== wip/cedar ==
==> flow/design.v <==
module dec #(parameter w=2)(
	input [w-1:0] s,
	input e,
	output reg [2**w-1:0] o
);
	always @ (*) begin
		o = 0;
		if (e)
  		  o[s] = 1;
	end
endmodule
module rgst #(
	parameter w=8
)(
	input clk, rst_b, ld, clr,
	input [w-1:0] d,
	output reg [w-1:0] q
);
	always @ (posedge clk, negedge rst_b)
		if (!rst_b)			q <= 0;
		else if (clr)			q <= 0;
		else if (ld)			q <= d;
endmodule
module cntr #(parameter w=8)(
	input clk, rst_b,c_up,clr,
	output reg [w-1:0] q
);
	always @ (posedge clk, negedge rst_b)
		if (!rst_b)			q <= 0;
		else if (c_up)			q <= q+1;
		else if (clr)			q <= 0;
endmodule
module pktmux(
  input [63:0] pkt,msg_len,
  input pad_pkt,zero_pkt,mgln_pkt,
  output reg [63:0] o
);
  always @ (*)
    if (pad_pkt == 1)         o=(1<<63);
    else if (zero_pkt == 1)   o=0;
    else if (mgln_pkt == 1)   o=msg_len;
    else                      o=pkt;
endmodule
module regfl(
  input clk,rst_b,we,
  input [2:0] s,
  input [63:0] d,
  output [511:0] q
);
  wire [7:0] dout;
  dec #(.w(3)) inst1(.s(s),.e(we),.o(dout));
  generate
    genvar i;
    for (i=0; i<8; i=i+1) begin:v
      rgst #(.w(64)) gi(.clk(clk),.rst_b(rst_b),.clr(1'b0),.d(d),.ld(dout[i]),
          .q(q[511-i*64:448-i*64]));
    end
  endgenerate
endmodule
module sha2indpath(
  input clk,rst_b,clr,st_pkt,pad_pkt,zero_pkt,mgln_pkt,
  input [63:0] pkt,
  output [2:0] idx,
  output [511:0] blk
);
  wire [63:0] mlen, mout;
  wire [21:0] mlen_r;
  assign mlen = {42'b0, mlen_r};
  pktmux inst1(.pkt(pkt),.pad_pkt(pad_pkt),.zero_pkt(zero_pkt),
      .mgln_pkt(mgln_pkt),.msg_len(mlen),.o(mout));
  regfl inst2(.clk(clk),.rst_b(rst_b),.we(st_pkt),.d(mout),
      .s(idx),.q(blk));
  cntr #(.w(3)) inst3(.clk(clk),.rst_b(rst_b),.clr(clr),.c_up(st_pkt),.q(idx));
  rgst #(.w(22)) inst4(.clk(clk),.rst_b(rst_b),.clr(clr),.q(mlen_r),
      .ld(st_pkt&(~(pad_pkt|zero_pkt|mgln_pkt))),
      .d(mlen_r+22'd64));
endmodule
module sha2inctrl(
  input clk,rst_b,lst_pkt,
  input [2:0] idx,
  output reg st_pkt,pad_pkt,
  output reg zero_pkt,mgln_pkt,
  output reg blk_val,msg_end
);
  localparam START=0,RX_PKT=1,PAD=2,ZERO=3,MGLN=4,MSG_END=5,STOP=6;
  reg [2:0] st,st_nxt;
  always @ (*)
    case(st)
      START,RX_PKT: if (lst_pkt == 0)             st_nxt=RX_PKT;
                    else                          st_nxt=PAD;
      PAD,ZERO:     if (idx == 6)                 st_nxt=MGLN;
                    else                          st_nxt=ZERO;
      MGLN:                                       st_nxt=MSG_END;
      MSG_END,STOP:                               st_nxt=STOP;
      default:                                    st_nxt=STOP;
    endcase
  always @ (*) begin
    blk_val=0;
    msg_end=0;
    st_pkt=0;
    pad_pkt=0;
    zero_pkt=0;
    mgln_pkt=0;
    case(st)
      START: begin
        st_pkt=1; end
      RX_PKT: begin
        st_pkt=1;
        if (idx == 0)
          blk_val=1; end
      PAD: begin
        st_pkt=1;
        pad_pkt=1;
        if (idx == 0)
          blk_val=1; end
      ZERO: begin
        st_pkt=1;
        zero_pkt=1;
        if (idx == 0)
          blk_val=1; end
      MGLN: begin
        st_pkt=1;
        mgln_pkt=1; end
      MSG_END: begin
        blk_val=1;
        msg_end=1; end
    endcase
  end
  always @ (posedge clk, negedge rst_b)
    if (rst_b == 0)                                 st<=START;
    else                                            st<=st_nxt;
endmodule
module sha2in(
  input clk,rst_b,lst_pkt,
  input [63:0] pkt,
  output [511:0] blk,
  output blk_val,msg_end
);
  wire [2:0] idx;
  wire st_pkt,pad_pkt,zero_pkt,mgln_pkt;
  sha2inctrl ctrl(.clk(clk),.rst_b(rst_b),.lst_pkt(lst_pkt),.idx(idx),
      .st_pkt(st_pkt),.pad_pkt(pad_pkt),.zero_pkt(zero_pkt),
      .mgln_pkt(mgln_pkt),.blk_val(blk_val),.msg_end(msg_end));
  sha2indpath dpath(.clk(clk),.rst_b(rst_b),.clr(1'b0),.st_pkt(st_pkt),
      .pad_pkt(pad_pkt),.zero_pkt(zero_pkt),.mgln_pkt(mgln_pkt),
      .pkt(pkt),.idx(idx),.blk(blk));
endmodule
Settings: LEC_CHECK=0, CAP_MARGIN=20, CORE_MARGIN=2, CORE_UTILIZATION=66, CTS_CLUSTER_DIAMETER=397, PLACE_DENSITY=0.37, SLEW_MARGIN=20; clock period 2.48 ns.
run.sh (not shown) runs the stock make flow with config.mk's settings and CLKGATE_MAP_FILE=.
Relative to wip/cedar, the following input files were edited for wip/sierra:
Settings: swapping 66 for 44 in CORE_UTILIZATION; clearing CTS_CLUSTER_DIAMETER, which used to be 397; clearing PLACE_DENSITY, which used to be 0.37; swapping 2.48 for 3.16 in the clock period (ns, I/O delays scaled along).
## What came out
- wip/sierra: flow completed, timing, DRC and antenna clean
- Clock power share in wip/sierra is 0.5 points above wip/cedar.
- On clock-cell share of area, wip/sierra tracks wip/cedar almost exactly.
- wip/sierra gives less switching portion of total power than wip/cedar did.
- Changes observed in wip/sierra relative to wip/cedar: wire length of the first global-routing pass fell by about 16%, worst setup slack rose 0.15 ns.
- On power, wip/sierra does better than wip/cedar.
- Relative to wip/cedar, cell area increased by about 0.4% in wip/sierra.
- [compare] base=wip/cedar new=wip/sierra: post-route worst hold slack increased 0.044 ns; y dimension of the die increased 22%.
Relative to wip/sierra, the following input files were edited for wip/raven:
Settings: changing CORE_UTILIZATION from 44 to 40; setting CELL_PAD_IN_SITES_GLOBAL_PLACEMENT to 1 for the first time; setting CTS_CLUSTER_DIAMETER to 112 for the first time; changing the clock period (ns, I/O delays scaled along) from 3.16 to 4.0.
Results
- The switching power share of the total of wip/sierra and that of wip/raven are within noise of each other.
- Path category of the worst min-delay check = flop to flop: wip/sierra; path category of the worst min-delay check = input pin to asynchronous set/reset pin: wip/raven
- Compared with wip/sierra, wip/raven shows met2 wire length that has gone up slightly.
- Worst ir drop on vdd came out higher on wip/raven than on wip/sierra.
- As of wip/raven, via count of the first global-routing pass had fallen slightly compared to wip/sierra.
- Of wip/sierra and wip/raven, wip/sierra shows the higher final cycle utilization of the critical path, with wip/raven below it.
Here is what was changed in the inputs of wip/maple compared with wip/raven.
Settings: setting SETUP_SLACK_MARGIN to 0.2 for the first time; changing CTS_CLUSTER_DIAMETER from 112 to 396; setting CTS_CLUSTER_SIZE to 14 for the first time; changing CORE_UTILIZATION from 40 to 72; removing CELL_PAD_IN_SITES_GLOBAL_PLACEMENT (formerly 1); changing the clock period (ns, I/O delays scaled along) from 4.0 to 1.32.
## What came out
Share of the core filled by cells before placement sits higher in wip/maple than in wip/raven.
As far as chip area line of the yosys report goes, wip/raven and wip/maple are indistinguishable; the numbers are identical.
Status(wip/maple) = ERROR, stage = 3_5_place_dp
Re xor/xnor share of the synthesized area: no difference whatsoever between wip/maple and wip/raven.
wip/maple against wip/raven: flip-flop and latch count after synthesis was more or less identical; multiplexer area fraction after synthesis barely changed.

Starts from the design.v that is shown in full above.
clock: 2.13 ns
lec_check: 0
cap_margin: 20
core_margin: 2
core_utilization: 68
cts_cluster_diameter: 53
cts_cluster_size: 43
setup_slack_margin: 0.58
slew_margin: 20
The first run stopped in clock tree synthesis with DPL-0033.
Then changed:
Settings changed: CAP_MARGIN 20 to 5, CORE_UTILIZATION 68 to 65, CTS_CLUSTER_DIAMETER 53 to 222, CTS_CLUSTER_SIZE 43 to default, SETUP_SLACK_MARGIN 0.58 to -0.17.
Clock period 2.13 ns to 2.24 ns, I/O delays scaled along.
After rerunning:
- With this change the flow finished with setup timing left
- synthesized area does not change
- die area rises by 4.5%
- synthesized cell count does not change

v10:
RTL: the design.v shown in full above, as it stands there.
export LEC_CHECK = 0
export CAP_MARGIN = 20
export CORE_MARGIN = 2
export CORE_UTILIZATION = 64
export SLEW_MARGIN = 20
create_clock -name core_clock -period 2.66 [get_ports {clk}]
v10 closes out successfully: all stages finished, all timing, DRC and antenna checks passed.
The inputs of v53 differ from those of v10 as listed below.
- changing CORE_UTILIZATION from 64 to 40
- changing the clock period (ns, I/O delays scaled along) from 2.66 to 3.16
Results
- Delta (v53 minus v10): area fraction in mux cells was more or less identical, clock slew at the register clock pins of the worst setup and hold paths flat, number of different library cells in the post-synthesis netlist flat, area of all placed cells without fillers now sits higher.
- v10 consumes more power than v53.
- Final number of hold-violating endpoints was higher in v53 than in v10.
- Every stage of v53 finished as expected; the final checks, on the other hand, flagged negative hold slack, which means the layout fails.
Modified inputs, v37 compared to v53
- ABC_AREA: unset -> 1
- CORE_UTILIZATION: 40 -> 62
- the clock period (ns, I/O delays scaled along): 3.16 -> 1.76
Findings:
- v37 failed in 5_1_grt with GRT-0232.
- Relative to v53, cell count after placement has increased by 551 in v37.
- Compared with v53, in v37 total placed instance area now sits higher; area share of xor/xnor cells in the synthesized design -0.24 points; fraction of synthesized area in multiplexers now smaller; core utilization before placement went up by 22 points.
- Taking v53 as the reference, in v37 synthesized area higher; floorplan die area now smaller; synthesized cell count increased 38%.
- On v37: chip area estimate from yosys synthesis is about 6% higher than what v53 gave.
Inputs modified between v37 and v24:
- CORE_UTILIZATION now 57, was 62
- ABC_AREA no longer set, was 1
- the clock period (ns, I/O delays scaled along) now 2.48, was 1.76
==> comparison <==
Taking v37 as the reference, in v24 number of gates resized after CTS -545, number of distinct library cell variants in the gate-level netlist after synthesis went up.
v24 vs. v37: instance count of the mapped netlist decreased 678; horizontal die dimension increased about 1.3%; number of cells after detailed placement decreased 753.
v24 finished every step from synthesis to the final layout, and the layout passed the timing, DRC and antenna checks.

// sha2in: RTL as listed in full above, without the edits since
export LEC_CHECK = 0
export ABC_AREA = 1
export CAP_MARGIN = 20
export CELL_PAD_IN_SITES_GLOBAL_PLACEMENT = 0
export CORE_MARGIN = 2
export CORE_UTILIZATION = 57
export CTS_CLUSTER_DIAMETER = 312
export CTS_CLUSTER_SIZE = 14
export GPL_ROUTABILITY_DRIVEN = 0
export PLACE_DENSITY = 0.64
export SLEW_MARGIN = 20
create_clock -name core_clock -period 2.04 [get_ports {clk}]
==> next run, changes <==
==> flow/config.mk (replaced) <==
export PLATFORM = sky130hd
export DESIGN_NAME = sha2in
export DESIGN_NICKNAME = sha2in
export VERILOG_FILES = /design/flow/design.v
export SDC_FILE = /design/flow/constraint.sdc
export NUM_CORES = 4
export LEC_CHECK = 0
export CAP_MARGIN = 20
export CORE_MARGIN = 2
export CORE_UTILIZATION = 66
export CTS_CLUSTER_SIZE = 37
export SETUP_SLACK_MARGIN = 0.65
export SLEW_MARGIN = 20
==> flow/constraint.sdc (replaced) <==
create_clock -name core_clock -period 2.38 [get_ports {clk}]
set_input_delay 0.4760 -clock core_clock [delete_from_list [all_inputs] [get_ports {clk}]]
set_output_delay 0.4760 -clock core_clock [all_outputs]
set_load 0.01 [all_outputs]
What happened: The changed run aborted during clock tree synthesis. Die area shrinks by about a fifth. Synthesized area falls by a few percent. Synthesized cell count shrinks by a quarter to a third.
==> next run, changes <==
--- a/flow/config.mk
+++ b/flow/config.mk
@@ -8,6 +8,5 @@
 export CAP_MARGIN = 20
 export CORE_MARGIN = 2
-export CORE_UTILIZATION = 66
-export CTS_CLUSTER_SIZE = 37
+export CORE_UTILIZATION = 64
 export SETUP_SLACK_MARGIN = 0.65
 export SLEW_MARGIN = 20
==> flow/constraint.sdc (replaced) <==
create_clock -name core_clock -period 2.84 [get_ports {clk}]
set_input_delay 0.5680 -clock core_clock [delete_from_list [all_inputs] [get_ports {clk}]]
set_output_delay 0.5680 -clock core_clock [all_outputs]
set_load 0.01 [all_outputs]
Outcome:
- The changed run passed the timing, DRC and antenna checks
- die size went up by 3.1%
- synthesized area stays the same
- synthesized cell count does not change
==> next run, changes <==
--- a/flow/config.mk
+++ b/flow/config.mk
@@ -8,5 +8,7 @@
 export CAP_MARGIN = 20
 export CORE_MARGIN = 2
-export CORE_UTILIZATION = 64
-export SETUP_SLACK_MARGIN = 0.65
+export CORE_UTILIZATION = 72
+export CTS_CLUSTER_SIZE = 34
+export PLACE_DENSITY = 0.95
+export SETUP_SLACK_MARGIN = 0.38
 export SLEW_MARGIN = 20
==> flow/constraint.sdc (replaced) <==
create_clock -name core_clock -period 1.32 [get_ports {clk}]
set_input_delay 0.2640 -clock core_clock [delete_from_list [all_inputs] [get_ports {clk}]]
set_output_delay 0.2640 -clock core_clock [all_outputs]
set_load 0.01 [all_outputs]
What happened: With this change the flow never finished: it broke off in detailed placement. Area after synthesis is unchanged. Die area went down by 11%. Synthesized cell count is unchanged.
==> next run, changes <==
==> flow/config.mk (replaced) <==
export PLATFORM = sky130hd
export DESIGN_NAME = sha2in
export DESIGN_NICKNAME = sha2in
export VERILOG_FILES = /design/flow/design.v
export SDC_FILE = /design/flow/constraint.sdc
export NUM_CORES = 4
export LEC_CHECK = 0
export CAP_MARGIN = 15
export CORE_MARGIN = 2
export CORE_UTILIZATION = 72
export CTS_CLUSTER_DIAMETER = 347
export CTS_CLUSTER_SIZE = 99
export SLEW_MARGIN = 20
export TNS_END_PERCENT = 5
==> flow/constraint.sdc (replaced) <==
create_clock -name core_clock -period 2.11 [get_ports {clk}]
set_input_delay 0.4220 -clock core_clock [delete_from_list [all_inputs] [get_ports {clk}]]
set_output_delay 0.4220 -clock core_clock [all_outputs]
set_load 0.01 [all_outputs]
Result: This time the run stopped in clock tree synthesis; synthesized cell count does not change; die area stays the same; synthesized area does not change.
==> next run, changes <==
==> flow/config.mk (replaced) <==
export PLATFORM = sky130hd
export DESIGN_NAME = sha2in
export DESIGN_NICKNAME = sha2in
export VERILOG_FILES = /design/flow/design.v
export SDC_FILE = /design/flow/constraint.sdc
export NUM_CORES = 4
export LEC_CHECK = 0
export CAP_MARGIN = 20
export CORE_MARGIN = 2
export CORE_UTILIZATION = 40
export SLEW_MARGIN = 20
==> flow/constraint.sdc (replaced) <==
create_clock -name core_clock -period 4.0 [get_ports {clk}]
set_input_delay 0.8000 -clock core_clock [delete_from_list [all_inputs] [get_ports {clk}]]
set_output_delay 0.8000 -clock core_clock [all_outputs]
set_load 0.01 [all_outputs]
Effect:
- The changed run completed without violations
- die area came out higher by 78%
- synthesized area is unchanged
- synthesized cell count is unchanged

RTL: the design.v shown in full above, as it stands there.
==> flow/config.mk <==
export PLATFORM = sky130hd
export DESIGN_NAME = sha2in
export DESIGN_NICKNAME = sha2in
export VERILOG_FILES = /design/flow/design.v
export SDC_FILE = /design/flow/constraint.sdc
export NUM_CORES = 4
export LEC_CHECK = 0
export CAP_MARGIN = 35
export CORE_MARGIN = 2
export CORE_UTILIZATION = 70
export CTS_CLUSTER_DIAMETER = 222
export CTS_CLUSTER_SIZE = 21
export SETUP_SLACK_MARGIN = -0.17
export SLEW_MARGIN = 20
==> flow/constraint.sdc <==
create_clock -name core_clock -period 2.24 [get_ports {clk}]
set_input_delay 0.4480 -clock core_clock [delete_from_list [all_inputs] [get_ports {clk}]]
set_output_delay 0.4480 -clock core_clock [all_outputs]
set_load 0.01 [all_outputs]
The first run stopped in global routing with GRT-0232.
Rerun with:
==> flow/config.mk (replaced) <==
export PLATFORM = sky130hd
export DESIGN_NAME = sha2in
export DESIGN_NICKNAME = sha2in
export VERILOG_FILES = /design/flow/design.v
export SDC_FILE = /design/flow/constraint.sdc
export NUM_CORES = 4
export LEC_CHECK = 0
export CAP_MARGIN = 20
export CORE_MARGIN = 2
export CORE_UTILIZATION = 72
export CTS_CLUSTER_SIZE = 34
export SETUP_SLACK_MARGIN = 0.2
export SLEW_MARGIN = 20
==> flow/constraint.sdc (replaced) <==
create_clock -name core_clock -period 1.32 [get_ports {clk}]
set_input_delay 0.2640 -clock core_clock [delete_from_list [all_inputs] [get_ports {clk}]]
set_output_delay 0.2640 -clock core_clock [all_outputs]
set_load 0.01 [all_outputs]
=> The new run ended with an error in detailed placement; die size fell by about 2.7%; area after synthesis does not change; synthesized cell count is unchanged.
No activity file was given, so power comes from the tool's default toggle rates.
